Setup of the previous run:
Design APB_TOP, start of the top module:
module APB_TOP(
    input PCLK, PRESETn,
    input ST, WEN,
    input [8:0] APB_WADRS, APB_RADRS,
    input [7:0] APB_WDATA,
    output [7:0] APB_RDATA_OUT,
    output PSLVERR
);
    wire PSEL, PENABLE, PWRITE, PREADY;
    wire [8:0] PADDR;
    wire [7:0] PWDATA, PRDATA;
    APB_MASTER MASTER_INST (
        .PCLK(PCLK),
        .PRESETn(PRESETn),
        .PREADY(PREADY),
        .ST(ST),
        .WEN(WEN),
        .APB_WADRS(APB_WADRS),
        .APB_RADRS(APB_RADRS),
        .APB_WDATA(APB_WDATA),
        .PRDATA(PRDATA),
        .PSEL(PSEL),
        .PLSVERR(PSLVERR),
        .PENABLE(PENABLE),
        .PWRITE(PWRITE),
        .PADDR(PADDR),
        .PWDATA(PWDATA),
        .APB_RDATA_OUT(APB_RDATA_OUT)
    );
    APB_SLAVE SLAVE_INST (
        .PCLK(PCLK),
        .PRESETn(PRESETn),
        .PSEL(PSEL),
        .PENABLE(PENABLE),
        .PWRITE(PWRITE),
        .PADDR(PADDR[7:0]),  
        .PWDATA(PWDATA),
        .PRDATA(PRDATA),
        .PREADY(PREADY)
    );
endmodule
make LEC_CHECK=0 ABC_AREA=1 CAP_MARGIN=0 CELL_PAD_IN_SITES_GLOBAL_PLACEMENT=3 CORE_ASPECT_RATIO=0.66 CORE_MARGIN=3 CORE_UTILIZATION=40 PLACE_DENSITY_LB_ADDON=0.24 SLEW_MARGIN=40 TNS_END_PERCENT=55 finish   # period 2.7 ns
run.sh (not shown) runs the stock make flow with config.mk's settings and CLKGATE_MAP_FILE=.
Input changes introduced in the current run (baseline for comparison: the previous run):
# the previous run
export LEC_CHECK = 0
export ABC_AREA = 1
export CAP_MARGIN = 0
export CELL_PAD_IN_SITES_GLOBAL_PLACEMENT = 3
export CORE_ASPECT_RATIO = 0.66
export CORE_MARGIN = 3
export CORE_UTILIZATION = 40
export PLACE_DENSITY_LB_ADDON = 0.24
export SLEW_MARGIN = 40
export TNS_END_PERCENT = 55
create_clock -name core_clock -period 2.7 [get_ports {PCLK}]
# the current run
export LEC_CHECK = 0
export ABC_AREA = 1
export CAP_MARGIN = 5
export CORE_MARGIN = 2
export CORE_UTILIZATION = 72
export CTS_CLUSTER_SIZE = 23
export SETUP_SLACK_MARGIN = 0.62
export SLEW_MARGIN = 40
create_clock -name core_clock -period 2.26 [get_ports {PCLK}]
## What came out
Compared with the previous run, in the current run period utilization picked up an extra 8.9 points; share of the final layout cell area in sequential cells lost 3.6 points; post-synthesis instance area neither gained nor lost much.
The current run against the previous run: global routing usage summed across all routing layers climbed 14 points; final instance area climbed about 6%; routed wire length climbed 3.3%; via count of the first global-routing pass climbed 6.7%.
Between the current run and the previous run, clock network power share is higher for the previous run, the current run comes in under that.
On register area, the current run tracks the previous run almost exactly.
Cmp the current run vs the previous run: initial core utilization higher in the current run
Sort the current run and the previous run by minimum clock period, descending, and the previous run comes first.

* * *

The RTL this note starts from:
==> flow/design.v <==
module APB_MASTER(PCLK,PRESETn,PREADY,ST,WEN,APB_WADRS,APB_RADRS,APB_WDATA,PRDATA,PSEL,PLSVERR,PENABLE,PWRITE,PADDR,PWDATA,APB_RDATA_OUT);
input ST,WEN;
input [8:0] APB_WADRS,APB_RADRS;
input [7:0] APB_WDATA;
output [7:0] APB_RDATA_OUT;
input PCLK,PRESETn,PREADY;
input [7:0] PRDATA;
output reg PSEL,PLSVERR;
output reg PENABLE,PWRITE;
output reg [8:0] PADDR;
output reg [7:0] PWDATA;
reg [1:0] PS,NS;
localparam  IDLE=2'b00,
            SETUP=2'b01,
            ACCESS=2'b10;
reg setup_error;
reg invalid_setup_error;
reg [7:0] rdata;
assign APB_RDATA_OUT = rdata;
always @(posedge PCLK)
begin
    if(!PRESETn)
        PS<=IDLE;
    else
        PS<=NS;
end
always @(*)
begin
    case(PS)
        IDLE:
        begin
            if(ST)
            begin
                NS=SETUP;
            end
            else
            begin
                NS=IDLE;
            end
        end
        SETUP:
        begin
            NS=ACCESS;
        end
        ACCESS:
        begin
            if(!PREADY)
                NS=ACCESS;
            else
            begin
                if(ST)
                    NS=SETUP;
                else
                    NS=IDLE;
            end
        end
        default:NS=IDLE;
    endcase
end
always @(posedge PCLK)
begin
    if(!PRESETn)
    begin
        PSEL     <= 0;
        PENABLE  <= 0;
        PWRITE   <= 0;
        PADDR    <= 0;
        PWDATA   <= 0;
    end
    else
    case(NS)
        IDLE:
        begin
            PSEL     <= 0;
            PENABLE  <= 0;
            PWRITE   <= 0;
            PADDR    <= 0;
            PWDATA   <= 0;
        end
        SETUP:
        begin
            PSEL    <= 1;
            PENABLE <= 0;
            PWRITE  <= WEN;
            PADDR   <= WEN ? APB_WADRS : APB_RADRS;
            PWDATA  <= APB_WDATA;
        end
        ACCESS:
        begin
            PSEL    <= 1;
            PENABLE <= 1;
        end
        default:
        begin
            PSEL     <= 0;
            PENABLE  <= 0;
            PWRITE   <= 0;
            PADDR    <= 0;
            PWDATA   <= 0;
        end
    endcase
end
always @(posedge PCLK)
begin
    if(!PRESETn)
        rdata <= 0;
    else if (PS == ACCESS && !PWRITE && PREADY)
        rdata <= PRDATA;
end
always @(*)
begin
    if (PADDR > 9'h03F)
        setup_error = 1'b1;
    else
        setup_error = 1'b0;
    invalid_setup_error = setup_error;
end
always @(posedge PCLK)
begin
    if(!PRESETn)
        PLSVERR <= 0;
    else
        PLSVERR <= invalid_setup_error;
end
endmodule
module APB_SLAVE(
 input PCLK,PRESETn,
 input PSEL,PENABLE,PWRITE,
 input [7:0]PADDR,PWDATA,
 output [7:0]PRDATA,
 output reg PREADY );
reg [7:0] mem [0:63];
assign PRDATA = (PADDR < 8'd64) ? mem[PADDR[5:0]] : 8'h00;
always @(*)
begin
 if(!PRESETn)
      PREADY = 0;
 else if(PSEL && PENABLE)
      PREADY = 1;
 else
      PREADY = 0;
end
always @(posedge PCLK)
begin
 if(PREADY && PWRITE && (PADDR < 8'd64))
      mem[PADDR[5:0]] <= PWDATA;
end
endmodule
module APB_TOP(
    input PCLK, PRESETn,
    input ST, WEN,
    input [8:0] APB_WADRS, APB_RADRS,
    input [7:0] APB_WDATA,
    output [7:0] APB_RDATA_OUT,
    output PSLVERR
);
    wire PSEL, PENABLE, PWRITE, PREADY;
    wire [8:0] PADDR;
    wire [7:0] PWDATA, PRDATA;
    APB_MASTER MASTER_INST (
        .PCLK(PCLK),
        .PRESETn(PRESETn),
        .PREADY(PREADY),
        .ST(ST),
        .WEN(WEN),
        .APB_WADRS(APB_WADRS),
        .APB_RADRS(APB_RADRS),
        .APB_WDATA(APB_WDATA),
        .PRDATA(PRDATA),
        .PSEL(PSEL),
        .PLSVERR(PSLVERR),
        .PENABLE(PENABLE),
        .PWRITE(PWRITE),
        .PADDR(PADDR),
        .PWDATA(PWDATA),
        .APB_RDATA_OUT(APB_RDATA_OUT)
    );
    APB_SLAVE SLAVE_INST (
        .PCLK(PCLK),
        .PRESETn(PRESETn),
        .PSEL(PSEL),
        .PENABLE(PENABLE),
        .PWRITE(PWRITE),
        .PADDR(PADDR[7:0]),  
        .PWDATA(PWDATA),
        .PRDATA(PRDATA),
        .PREADY(PREADY)
    );
endmodule
==> flow/config.mk <==
export PLATFORM = sky130hd
export DESIGN_NAME = APB_TOP
export DESIGN_NICKNAME = APB_TOP
export VERILOG_FILES = /design/flow/design.v
export SDC_FILE = /design/flow/constraint.sdc
export NUM_CORES = 4
export LEC_CHECK = 0
export CAP_MARGIN = 20
export CORE_ASPECT_RATIO = 1.57
export CORE_MARGIN = 2
export CORE_UTILIZATION = 72
export CTS_CLUSTER_SIZE = 32
export GPL_ROUTABILITY_DRIVEN = 0
export PLACE_DENSITY_LB_ADDON = 0.0
export SETUP_SLACK_MARGIN = 0.35
export SLEW_MARGIN = 20
==> flow/constraint.sdc <==
create_clock -name core_clock -period 1.2 [get_ports {PCLK}]
set_input_delay 0.2400 -clock core_clock [delete_from_list [all_inputs] [get_ports {PCLK}]]
set_output_delay 0.2400 -clock core_clock [all_outputs]
set_load 0.01 [all_outputs]
The first run reached the layout checks and failed them: setup timing.
Then changed:
CAP_MARGIN = 10   (was 20)
CORE_ASPECT_RATIO = unset   (was 1.57)
CORE_UTILIZATION = 70   (was 72)
CTS_CLUSTER_SIZE = 27   (was 32)
GPL_ROUTABILITY_DRIVEN = unset   (was 0)
HOLD_SLACK_MARGIN = -0.1   (was unset)
PLACE_DENSITY_LB_ADDON = unset   (was 0.0)
SETUP_SLACK_MARGIN = 0.55   (was 0.35)
clock period = 2.12 ns   (was 1.2 ns; I/O delays follow)
=>
- Now the flow stopped in global routing
- die area goes up by 2.7%
- synthesized cell count stays the same
- area after synthesis does not change
Then changed:
ABC_AREA = 1   (was unset)
CAP_MARGIN = 20   (was 10)
CORE_UTILIZATION = 72   (was 70)
CTS_CLUSTER_SIZE = unset   (was 27)
HOLD_SLACK_MARGIN = unset   (was -0.1)
SETUP_SLACK_MARGIN = 0.39   (was 0.55)
clock period = 1.95 ns   (was 2.12 ns; I/O delays follow)
With this change the flow completed and failed the layout checks on setup timing.
Synthesized cell count climbs by 79%.
Synthesized area came out higher by 5.2%.
Die size goes up by 2.3%.
Then changed:
CAP_MARGIN = 5   (was 20)
CTS_CLUSTER_SIZE = 23   (was unset)
HOLD_SLACK_MARGIN = -0.1   (was unset)
SETUP_SLACK_MARGIN = 0.62   (was 0.39)
clock period = 2.26 ns   (was 1.95 ns; I/O delays follow)
The new run ran to the end with no violations.
Non-clock buffer count fell by 45.
Clock skew decreases by 0.017 ns.
Wire length shrinks by 15%.
Final area falls by 2.5%.
Synthesized cell count does not change.
Via count is lower by 7.4%.
Total power fell by 15%.

* * *

== trial 53 ==
Starts from the design.v that is shown in full above.
clock: 3.19 ns
lec_check: 0
cap_margin: 20
core_margin: 2
core_utilization: 13
setup_slack_margin: 1.0
slew_margin: 20
Having completed the whole flow, trial 53 delivered a layout that passed the timing, DRC and antenna checks.
Relative to trial 53, the following input files were edited for build 5:
- PLACE_DENSITY_LB_ADDON newly set to 0.01
- CORE_UTILIZATION changed from 13 to 71
- SETUP_SLACK_MARGIN removed (was 1.0)
- the clock period (ns, I/O delays scaled along) changed from 3.19 to 2.22
- Build 5 finished all stages; layout check result: FAIL, due to negative setup slack.
- Diff trial 53 -> build 5: number of buffer and inverter stages on the critical path now sits higher; maximum frequency now sits at about the same level; global-route met1 utilization now sits higher; full die area now sits lower.
- Lower final wirelength among trial 53 and build 5: trial 53
Power figures rest on the tool's default switching activity, not on a simulated workload.
